Design catTrap, start of the top module:
module catTrap(Clk, Reset, Down_b, hCount, vCount, rgb, bright, Block_col, Block_row);
Size in the first run: roughly 2500 cells after synthesis, roughly 94 flip-flops, about 52 I/O pins, roughly 17000 um2 of cells after synthesis.
Settings: LEC_CHECK=0, CAP_MARGIN=40, CELL_PAD_IN_SITES_DETAIL_PLACEMENT=0, CORE_MARGIN=2, CORE_UTILIZATION=40, CTS_CLUSTER_DIAMETER=365, CTS_CLUSTER_SIZE=94, HOLD_SLACK_MARGIN=0.07, MIN_ROUTING_LAYER=met1, PLACE_DENSITY_LB_ADDON=0.04, SETUP_SLACK_MARGIN=1.95, SLEW_MARGIN=20; clock period 6.8 ns.
run.sh (not shown) runs the stock make flow with config.mk's settings and CLKGATE_MAP_FILE=.
The baseline completed, yet does not pass: setup timing.
Edit:
ABC_AREA = 1   (was not set)
CAP_MARGIN = 20   (was 40)
CELL_PAD_IN_SITES_DETAIL_PLACEMENT = not set   (was 0)
CORE_UTILIZATION = 54   (was 40)
CTS_CLUSTER_DIAMETER = not set   (was 365)
CTS_CLUSTER_SIZE = not set   (was 94)
HOLD_SLACK_MARGIN = not set   (was 0.07)
MIN_ROUTING_LAYER = not set   (was met1)
PLACE_DENSITY_LB_ADDON = not set   (was 0.04)
SETUP_SLACK_MARGIN = not set   (was 1.95)
clock period = 6.97 ns   (was 6.8 ns; I/O delays follow)
Result: The changed run died in global routing (5_1_grt), error GRT-0232. Die size came out lower by 22%. Synthesized cell count is higher by 29%. Synthesized area is higher by 4.6%.
Edit:
CORE_UTILIZATION = 66   (was 54)
TNS_END_PERCENT = 5   (was not set)
clock period = 4.13 ns   (was 6.97 ns; I/O delays follow)
Effect: The new run stopped in global routing (5_1_grt). Die area went down by 18%. Area after synthesis stays the same. Synthesized cell count stays the same.
Edit:
CORE_UTILIZATION = 70   (was 66)
PLACE_DENSITY_LB_ADDON = 0.01   (was not set)
TNS_END_PERCENT = not set   (was 5)
clock period = 5.18 ns   (was 4.13 ns; I/O delays follow)
After rerunning:
- Now the flow never finished: it broke off in clock tree synthesis (4_1_cts)
- synthesized cell count does not change
- die area falls by a few percent
- synthesized area is unchanged
Edit:
CORE_UTILIZATION = 34   (was 70)
CTS_CLUSTER_DIAMETER = 156   (was not set)
CTS_CLUSTER_SIZE = 90   (was not set)
PLACE_DENSITY_LB_ADDON = not set   (was 0.01)
clock period = 10.0 ns   (was 5.18 ns; I/O delays follow)
Result:
- The new run completed with no timing, DRC or antenna violations
- die area went up by about 100%
- synthesized cell count is unchanged
- area after synthesis is unchanged

* * *

Setup of trial 19:
Starting RTL as in the previous note.
Settings: LEC_CHECK=0, CAP_MARGIN=40, CELL_PAD_IN_SITES_DETAIL_PLACEMENT=0, CORE_MARGIN=2, CORE_UTILIZATION=66, CTS_CLUSTER_DIAMETER=214, CTS_CLUSTER_SIZE=37, HOLD_SLACK_MARGIN=0.07, MIN_ROUTING_LAYER=met1, SLEW_MARGIN=20, TNS_END_PERCENT=5; clock period 7.06 ns.
In the summary table, trial 19 is marked failed, with error GRT-0116 raised in global routing.
## Diff of input files: build 26 against trial 19
Settings: TNS_END_PERCENT removed (was 5); ABC_AREA newly set to 1; CAP_MARGIN changed from 40 to 0; PLACE_DENSITY_LB_ADDON newly set to 0.3; CTS_CLUSTER_SIZE changed from 37 to 86; CTS_CLUSTER_DIAMETER changed from 214 to 67; CORE_UTILIZATION changed from 66 to 72; the clock period (ns, I/O delays scaled along) changed from 7.06 to 5.05.
==> results <==
Of trial 19 and build 26, not a single run came through the flow clean.
Relative to trial 19, vertical die dimension decreased by about 2% in build 26.
[compare] base=trial 19 new=build 26: simple-gate portion of the synthesized area rose by 10 points, synthesized-area fraction occupied by xor and xnor cells fell by 1.6 points.

* * *

== run A ==
Starting RTL as in the previous note.
// catTrap
module catTrap(Clk, Reset, Down_b, hCount, vCount, rgb, bright, Block_col, Block_row);
make LEC_CHECK=0 ABC_AREA=1 CAP_MARGIN=20 CORE_MARGIN=2 CORE_UTILIZATION=70 CTS_CLUSTER_DIAMETER=195 CTS_CLUSTER_SIZE=72 PLACE_DENSITY_LB_ADDON=0.01 SETUP_SLACK_MARGIN=0.77 SLEW_MARGIN=20 finish   # period 5.18 ns
clock tree synthesis: run A exited with error
[inputs] run B vs run A
Settings: removing CTS_CLUSTER_SIZE (formerly 72); removing CTS_CLUSTER_DIAMETER (formerly 195); changing CORE_UTILIZATION from 70 to 30; removing ABC_AREA (formerly 1); removing PLACE_DENSITY_LB_ADDON (formerly 0.01); removing SETUP_SLACK_MARGIN (formerly 0.77); changing the clock period (ns, I/O delays scaled along) from 5.18 to 9.63.
### Flow results
Share of synthesized cell area in and, or, nand and nor gates in run B vs run A: down 10 points
Synthesized area improves in run B relative to run A.
Taking run A as the reference, in run B area fraction in full adders, half adders and majority gates grew by 0.32 points; count of instantiated cells in the yosys netlist went down 728.
Both conditions hold for run B: the flow ran to the end and the final layout passed the timing, design-rule and antenna checks.
## Diff of input files: run C against run B
Settings: CORE_UTILIZATION: 30 -> 72; SETUP_SLACK_MARGIN: unset -> 0.77; PLACE_DENSITY_LB_ADDON: unset -> 0.01; CTS_CLUSTER_SIZE: unset -> 79; ABC_AREA: unset -> 1; the clock period (ns, I/O delays scaled along): 9.63 -> 5.18.
## What came out
In run C the area figure in the yosys stat output turned out about 4.6% higher than in run B.
Run C against run B: post-synthesis mux area share moved down; net count after synthesis +27%.
Tool error DPL-0038 stopped run C during clock tree synthesis; no final results.
Run C vs. run B: aoi/oai-family share of the synthesized area went down by 14 points.
Note that the number of placed cells counting well taps recorded for run B amounts to 0.78 times the value seen in run C.
Summary of the comparison: XOR/XNOR share of the synthesized area is lower in run C, relative to run B.

* * *

## exp/umber
catTrap again, from the RTL that the note above started with.
==> flow/config.mk <==
export PLATFORM = sky130hd
export DESIGN_NAME = catTrap
export DESIGN_NICKNAME = catTrap
export VERILOG_FILES = /design/flow/design.v
export SDC_FILE = /design/flow/constraint.sdc
export NUM_CORES = 4
export LEC_CHECK = 0
export CAP_MARGIN = 40
export CELL_PAD_IN_SITES_DETAIL_PLACEMENT = 0
export CORE_MARGIN = 2
export CORE_UTILIZATION = 60
export CTS_CLUSTER_DIAMETER = 216
export CTS_CLUSTER_SIZE = 37
export HOLD_SLACK_MARGIN = -0.09
export MIN_ROUTING_LAYER = met1
export SLEW_MARGIN = 20
export TNS_END_PERCENT = 5
==> flow/constraint.sdc <==
create_clock -name core_clock -period 6.8 [get_ports {Clk}]
set_input_delay 1.3600 -clock core_clock [delete_from_list [all_inputs] [get_ports {Clk}]]
set_output_delay 1.3600 -clock core_clock [all_outputs]
set_load 0.01 [all_outputs]
exp/umber did not finish; the tool stopped in 5_1_grt with error GRT-0232.
Inputs modified between exp/umber and exp/willow:
- a change of CTS_CLUSTER_DIAMETER from 216 to 67
- an added PLACE_DENSITY of 0.6
- a change of CORE_UTILIZATION from 60 to 65
==> results <==
The placement-stage cell area in exp/willow was lower than what exp/umber gave.
exp/willow terminated abnormally: 5_1_grt reported GRT-0116.
Starting utilization of the core area was lower in exp/umber than in exp/willow.
Taking exp/umber as the reference, in exp/willow area after synthesis comparable, standard cell core area dropped about 7%, cell resize tally after clock tree synthesis saw an increase.
exp/willow vs exp/umber, setup slack after placement went up by 0.12 ns.
Looking at total instance count after detailed placement, exp/willow sits 2.4% lower than exp/umber does.
Setup changes, exp/willow to exp/cedar
- clearing CTS_CLUSTER_DIAMETER, which used to be 67
- clearing PLACE_DENSITY, which used to be 0.6
- clearing CELL_PAD_IN_SITES_DETAIL_PLACEMENT, which used to be 0
- clearing CTS_CLUSTER_SIZE, which used to be 37
- clearing TNS_END_PERCENT, which used to be 5
- clearing HOLD_SLACK_MARGIN, which used to be -0.09
- swapping 65 for 30 in CORE_UTILIZATION
- clearing MIN_ROUTING_LAYER, which used to be met1
- swapping 40 for 20 in CAP_MARGIN
- swapping 6.8 for 10.0 in the clock period (ns, I/O delays scaled along)
[summary]
Of exp/cedar and exp/willow, only exp/willow never reached the final stage.
exp/willow: it failed with a tool error in 5_1_grt, so there are no final results.
Comparing exp/willow against exp/cedar, there is no change at all in area of the synthesized netlist per yosys stat.
Vertical die dimension: exp/cedar higher than exp/willow
exp/cedar vs exp/willow: placement row count up by more than a quarter
Total core area in exp/cedar is about 120% higher than in exp/willow
Buffer count from post-CTS setup fixing in exp/cedar is 30 below exp/willow.
The floorplan-stage core utilization of exp/cedar is lower than that of exp/willow.
Changes observed in exp/cedar relative to exp/willow: count of boundary I/O pins ~0 delta; die size +110%.
